Setup of run 1:
## S_AXI_LITE
module S_AXI_LITE#(
		parameter integer S_AXI_LITE_SIZE = 5,
		parameter integer S_AXI_DATA_SIZE = 32 
		)(
		input S_AXI_ACLK,
		input S_AXI_ARESETN,
        input  [ 31 : 0] S_AXI_LITE_ARADDR,
        output S_AXI_LITE_ARREADY,
        input  S_AXI_LITE_ARVALID,
        output S_AXI_LITE_RVALID,
        input  S_AXI_LITE_RREADY,
        output [S_AXI_DATA_SIZE - 1: 0] S_AXI_LITE_RDATA,
        input  [ 31 : 0] S_AXI_LITE_AWADDR,
        output S_AXI_LITE_AWREADY,
        input  S_AXI_LITE_AWVALID,
        input  S_AXI_LITE_WVALID,
        output S_AXI_LITE_WREADY,
        input  [S_AXI_DATA_SIZE - 1: 0] S_AXI_LITE_WDATA,
        output S_AXI_LITE_BVALID,
        input S_AXI_LITE_BREADY
		);
Size: roughly 140 I/O pins, roughly 0.011 mm2 of cells after synthesis.
clock: 4.0 ns
lec_check: 0
cap_margin: 20
cell_pad_in_sites_detail_placement: 1
cell_pad_in_sites_global_placement: 1
core_margin: 2
core_utilization: 40
cts_cluster_diameter: 354
setup_slack_margin: 0.67
slew_margin: 20
tns_end_percent: 5
run.sh (not shown) runs the stock make flow with config.mk's settings and CLKGATE_MAP_FILE=.
Inputs modified between run 1 and run 2:
# run 1
export LEC_CHECK = 0
export CAP_MARGIN = 20
export CELL_PAD_IN_SITES_DETAIL_PLACEMENT = 1
export CELL_PAD_IN_SITES_GLOBAL_PLACEMENT = 1
export CORE_MARGIN = 2
export CORE_UTILIZATION = 40
export CTS_CLUSTER_DIAMETER = 354
export SETUP_SLACK_MARGIN = 0.67
export SLEW_MARGIN = 20
export TNS_END_PERCENT = 5
create_clock -name core_clock -period 4.0 [get_ports {S_AXI_ACLK}]
# run 2
export LEC_CHECK = 0
export CAP_MARGIN = 20
export CORE_MARGIN = 2
export CORE_UTILIZATION = 71
export SETUP_SLACK_MARGIN = -0.08
export SLEW_MARGIN = 20
create_clock -name core_clock -period 1.74 [get_ports {S_AXI_ACLK}]
==> comparison <==
- On final area, run 2 and run 1 are basically level.
- When run 2 is set beside run 1, its die span in x turns out to be 24% smaller.
- Higher total wire length goes to run 1 over run 2.
- Diff run 1 -> run 2 | growth of design area from synthesis to finish | decrease of 0.35 points
- Met1 capacity usage during global routing: run 2 higher than run 1
- Although it ran to completion, run 2 produced a layout that fails the final checks because of negative setup slack.
- STATUS worst-case setup margin in the final layout: run 2 loses against run 1
- Run 2 does worse than run 1 on overall power consumption.
- Chip footprint, run 2 and run 1: smaller value in run 2
- Comparing detailed placer's ending HPWL for run 2 and run 1, the smaller number came from run 2.
- Taking run 1 as the reference point, the met2 track demand over resource in global routing of run 2 rises by 22 points.
> inputs changed (run 2 -> run 3)
# run 2
export LEC_CHECK = 0
export CAP_MARGIN = 20
export CORE_MARGIN = 2
export CORE_UTILIZATION = 71
export SETUP_SLACK_MARGIN = -0.08
export SLEW_MARGIN = 20
create_clock -name core_clock -period 1.74 [get_ports {S_AXI_ACLK}]
# run 3
export LEC_CHECK = 0
export ABC_AREA = 1
export CAP_MARGIN = 0
export CORE_MARGIN = 2
export CORE_UTILIZATION = 70
export CTS_CLUSTER_DIAMETER = 104
export SLEW_MARGIN = 20
create_clock -name core_clock -period 1.56 [get_ports {S_AXI_ACLK}]
Findings:
- Run 3: aborted in global routing (5_1_grt) (tool error)
- Run 2 → run 3: die footprint now smaller; number of buffers added for setup after CTS picked up an extra 17; summed standard-cell area reported by yosys now sits lower.
- Run 3 vs run 2: portion of the post-synthesis area used by sequential elements up
- Share of synthesized cell area in and, or, nand and nor gates (run 3 over run 2): decrease, 3.9 points
--- input diff run 3..run 4 ---
# run 3
export LEC_CHECK = 0
export ABC_AREA = 1
export CAP_MARGIN = 0
export CORE_MARGIN = 2
export CORE_UTILIZATION = 70
export CTS_CLUSTER_DIAMETER = 104
export SLEW_MARGIN = 20
create_clock -name core_clock -period 1.56 [get_ports {S_AXI_ACLK}]
# run 4
export LEC_CHECK = 0
export CAP_MARGIN = 20
export CELL_PAD_IN_SITES_GLOBAL_PLACEMENT = 1
export CORE_MARGIN = 2
export CORE_UTILIZATION = 40
export SLEW_MARGIN = 20
export TNS_END_PERCENT = 5
create_clock -name core_clock -period 4.0 [get_ports {S_AXI_ACLK}]
Notes after the runs:
- Summary of the comparison: chip area is higher in run 4, relative to run 3.
- Taking run 4 as 1.0, run 3 lands at 1.07 on synthesized net count.
- Run 4 vs. run 3: vertical die size went up by 33%.
- [compare] base=run 3 new=run 4: post-synthesis sequential area ratio -0.93 points, yosys synthesis chip area +about 2%, placed instance count +0.86%, average cell area after synthesis +9.7%.
- Worst slack at placement, run 4 and run 3: higher on run 4
- Diff run 3 -> run 4: post-cts gate resize count shrank by 196; number of placement rows rose by about 36%.
- Run 4: no failed stages, no open violations at the end
- The synthesized area of run 4 exceeds that of run 3 by 1.9%.

========
== before ==
The RTL this note starts from:
==> flow/design.v <==
module S_AXI_LITE#(
		parameter integer S_AXI_LITE_SIZE = 5,
		parameter integer S_AXI_DATA_SIZE = 32 
		)(
		input S_AXI_ACLK,
		input S_AXI_ARESETN,
        input  [ 31 : 0] S_AXI_LITE_ARADDR,
        output S_AXI_LITE_ARREADY,
        input  S_AXI_LITE_ARVALID,
        output S_AXI_LITE_RVALID,
        input  S_AXI_LITE_RREADY,
        output [S_AXI_DATA_SIZE - 1: 0] S_AXI_LITE_RDATA,
        input  [ 31 : 0] S_AXI_LITE_AWADDR,
        output S_AXI_LITE_AWREADY,
        input  S_AXI_LITE_AWVALID,
        input  S_AXI_LITE_WVALID,
        output S_AXI_LITE_WREADY,
        input  [S_AXI_DATA_SIZE - 1: 0] S_AXI_LITE_WDATA,
        output S_AXI_LITE_BVALID,
        input S_AXI_LITE_BREADY
		);
		reg [S_AXI_DATA_SIZE - 1: 0] axi_reg0;
		reg [S_AXI_DATA_SIZE - 1: 0] axi_reg1;
		reg [S_AXI_DATA_SIZE - 1: 0] axi_reg2;
		reg [S_AXI_DATA_SIZE - 1: 0] axi_reg3;
		reg [S_AXI_DATA_SIZE - 1: 0] axi_reg4;
		reg [S_AXI_DATA_SIZE - 1: 0] axi_reg5;
        reg [ 31 : 0] axi_araddr ;
        reg [ 31 : 0] axi_awaddr ;
        reg [S_AXI_DATA_SIZE - 1: 0] axi_wdata;
        reg [S_AXI_DATA_SIZE - 1: 0] axi_rdata;
        reg awready;
        reg wready;
        reg awlatch;
        reg bvalid;
        reg axi_wen;
        reg axi_wack;
        reg arready;
        reg rvalid;
        reg axi_rvalid;
        assign S_AXI_LITE_AWREADY = awready;
        assign S_AXI_LITE_WREADY  = wready;
        assign S_AXI_LITE_BVALID = bvalid;
        assign S_AXI_LITE_ARREADY = arready;
        assign S_AXI_LITE_RVALID = axi_rvalid;
        assign S_AXI_LITE_RDATA = axi_rdata;
        always@(posedge S_AXI_ACLK)
          if(S_AXI_ARESETN == 'b0)
            bvalid <= 0;
          else if(S_AXI_LITE_BREADY && ~bvalid)
            bvalid <= 'b1;
          else
            bvalid <= 'b0;
        always@(posedge S_AXI_ACLK)
          if(S_AXI_ARESETN == 'b0)
            awready <= 'b0;
          else if(S_AXI_LITE_AWVALID && S_AXI_LITE_WVALID && ~awready)
            awready <= 'b1;
          else if(wready)
            awready <= 'b0;
          else
            awready <= awready;
        always@(posedge S_AXI_ACLK)
            if(S_AXI_ARESETN == 'b0)
                axi_awaddr <= 0;
            else if (awready)
                axi_awaddr <= S_AXI_LITE_AWADDR;
            else
                axi_awaddr <= axi_awaddr;
        always@(posedge S_AXI_ACLK)
          if(S_AXI_ARESETN == 'b0)
            wready <= 0;
          else if(S_AXI_LITE_WVALID && ~wready && awready)
            wready <= 'b1;
          else
            wready <= 'b0;
        always@(posedge S_AXI_ACLK)
          if(S_AXI_ARESETN == 'b0) begin
            axi_wdata <= 0;
            axi_wen <= 0;
          end else if(awready && wready) begin
            axi_wdata <= S_AXI_LITE_WDATA;
            axi_wen <= 'b1;
          end else if(axi_wen)
            axi_wen <= 'b0;
          else begin
            axi_wdata <= axi_wdata;
            axi_wen <= axi_wen;
          end
        always@(posedge S_AXI_ACLK)
          if(S_AXI_ARESETN == 'b0)begin
		    axi_reg0 <= 0;
		    axi_reg1 <= 0;
		    axi_reg2 <= 0;
		    axi_reg3 <= 0;
		    axi_reg4 <= 0;
		    axi_reg5 <= 0;
		  end else if (axi_awaddr[ S_AXI_LITE_SIZE - 1 :0] == 5'd0)begin
            if(axi_wen) begin
             axi_reg0<= axi_wdata;
             axi_wack <= 'b1;
            end else begin
             axi_reg0<= axi_reg0;
             axi_wack <= 'b0;
            end
		  end else if (axi_awaddr[ S_AXI_LITE_SIZE - 1 :0] == 5'd4)begin
            if(axi_wen) begin
             axi_reg1<= axi_wdata;
             axi_wack <= 'b1;
            end else begin
             axi_reg1<= axi_reg1;
             axi_wack <= 'b0;
            end
		  end else if (axi_awaddr[ S_AXI_LITE_SIZE - 1 :0] == 5'd8)begin
            if(axi_wen) begin
             axi_reg2<= axi_wdata;
             axi_wack <= 'b1;
            end else begin
             axi_reg2<= axi_reg2;
             axi_wack <= 'b0;
            end
		  end else if (axi_awaddr[ S_AXI_LITE_SIZE - 1 :0] == 5'd12)begin
            if(axi_wen) begin
             axi_reg3<= axi_wdata;
             axi_wack <= 'b1;
            end else begin
             axi_reg3<= axi_reg3;
             axi_wack <= 'b0;
            end
		  end else if (axi_awaddr[ S_AXI_LITE_SIZE - 1 :0] == 5'd16)begin
            if(axi_wen) begin
             axi_reg4<= axi_wdata;
             axi_wack <= 'b1;
            end else begin
             axi_reg4<= axi_reg4;
             axi_wack <= 'b0;
            end
		  end else if (axi_awaddr[ S_AXI_LITE_SIZE - 1 :0] == 5'd20)begin
            if(axi_wen) begin
             axi_reg5<= axi_wdata;
             axi_wack <= 'b1;
            end else begin
             axi_reg5<= axi_reg5;
             axi_wack <= 'b0;
            end
		  end
        always@(posedge  S_AXI_ACLK)
          if(S_AXI_ARESETN == 'b0)
            arready <= 'b0;
          else if(S_AXI_LITE_ARVALID && ~arready)
            arready <= 'b1;
          else
            arready <= 'b0;
        always@(posedge S_AXI_ACLK)
          if(S_AXI_ARESETN == 'b0)
            axi_araddr <= 0;
          else if(arready)
            axi_araddr <= S_AXI_LITE_ARADDR;
          else
            axi_araddr <= axi_araddr;
        always@(posedge  S_AXI_ACLK)
          if(S_AXI_ARESETN == 'b0)
            rvalid <= 'b0;
          else if(arready && S_AXI_LITE_RREADY && ~rvalid)
            rvalid <= 'b1;
          else
            rvalid <= 'b0;
        always@(posedge S_AXI_ACLK)
          if(S_AXI_ARESETN == 'b0)begin
            axi_rvalid <= 'b0;
            axi_rdata <= 'b0;
		  end else if(axi_araddr[ S_AXI_LITE_SIZE - 1 :0] == 5'd0)begin
            if(rvalid)begin
              axi_rdata <= axi_reg0;
              axi_rvalid <= 'b1;
            end else begin
              axi_rvalid <= 'b0;
              axi_rdata <= axi_rdata;
            end
		  end else if(axi_araddr[ S_AXI_LITE_SIZE - 1 :0] == 5'd4)begin
            if(rvalid)begin
              axi_rdata <= axi_reg1;
              axi_rvalid <= 'b1;
            end else begin
              axi_rvalid <= 'b0;
              axi_rdata <= axi_rdata;
            end
		  end else if(axi_araddr[ S_AXI_LITE_SIZE - 1 :0] == 5'd8)begin
            if(rvalid)begin
              axi_rdata <= axi_reg2;
              axi_rvalid <= 'b1;
            end else begin
              axi_rvalid <= 'b0;
              axi_rdata <= axi_rdata;
            end
		  end else if(axi_araddr[ S_AXI_LITE_SIZE - 1 :0] == 5'd12)begin
            if(rvalid)begin
              axi_rdata <= axi_reg3;
              axi_rvalid <= 'b1;
            end else begin
              axi_rvalid <= 'b0;
              axi_rdata <= axi_rdata;
            end
		  end else if(axi_araddr[ S_AXI_LITE_SIZE - 1 :0] == 5'd16)begin
            if(rvalid)begin
              axi_rdata <= axi_reg4;
              axi_rvalid <= 'b1;
            end else begin
              axi_rvalid <= 'b0;
              axi_rdata <= axi_rdata;
            end
		  end else if(axi_araddr[ S_AXI_LITE_SIZE - 1 :0] == 5'd20)begin
            if(rvalid)begin
              axi_rdata <= axi_reg5;
              axi_rvalid <= 'b1;
            end else begin
              axi_rvalid <= 'b0;
              axi_rdata <= axi_rdata;
            end
			end else begin
              axi_rvalid <= 'b0;
              axi_rdata <= axi_rdata;
            end
endmodule
Settings: LEC_CHECK=0, ABC_AREA=0, CAP_MARGIN=35, CELL_PAD_IN_SITES_DETAIL_PLACEMENT=1, CELL_PAD_IN_SITES_GLOBAL_PLACEMENT=2, CORE_ASPECT_RATIO=0.56, CORE_MARGIN=7, CORE_UTILIZATION=40, CTS_CLUSTER_DIAMETER=354, GPL_ROUTABILITY_DRIVEN=0, GPL_TIMING_DRIVEN=0, MAX_ROUTING_LAYER=met4, MIN_ROUTING_LAYER=met2, SETUP_SLACK_MARGIN=0.67, SLEW_MARGIN=30, TNS_END_PERCENT=25; clock period 3.36 ns.
before: PASS, flow complete, no timing, DRC or antenna violations
What after does differently from before at the input level:
Settings: MIN_ROUTING_LAYER no longer set, was met2; CELL_PAD_IN_SITES_GLOBAL_PLACEMENT no longer set, was 2; SLEW_MARGIN now 20, was 30; CORE_MARGIN now 2, was 7; CORE_ASPECT_RATIO no longer set, was 0.56; GPL_TIMING_DRIVEN no longer set, was 0; TNS_END_PERCENT no longer set, was 25; MAX_ROUTING_LAYER no longer set, was met4; CTS_CLUSTER_DIAMETER no longer set, was 354; ABC_AREA no longer set, was 0; CAP_MARGIN now 20, was 35; GPL_ROUTABILITY_DRIVEN no longer set, was 0; CELL_PAD_IN_SITES_DETAIL_PLACEMENT no longer set, was 1; SETUP_SLACK_MARGIN no longer set, was 0.67; the clock period (ns, I/O delays scaled along) now 4.0, was 3.36.
==> comparison <==
Via count (after over before): decrease, 34%
Sort after and before by power asc -> top: after
Looking at period utilization, after sits 18 points lower than before does.
The synthesis-to-layout area growth reported for after is smaller than that of before by 2.4 points.
Looking at the reports, after completed the entire flow and the layout it produced met the timing, DRC and antenna checks.
Power is estimated from default activity; no workload was simulated.
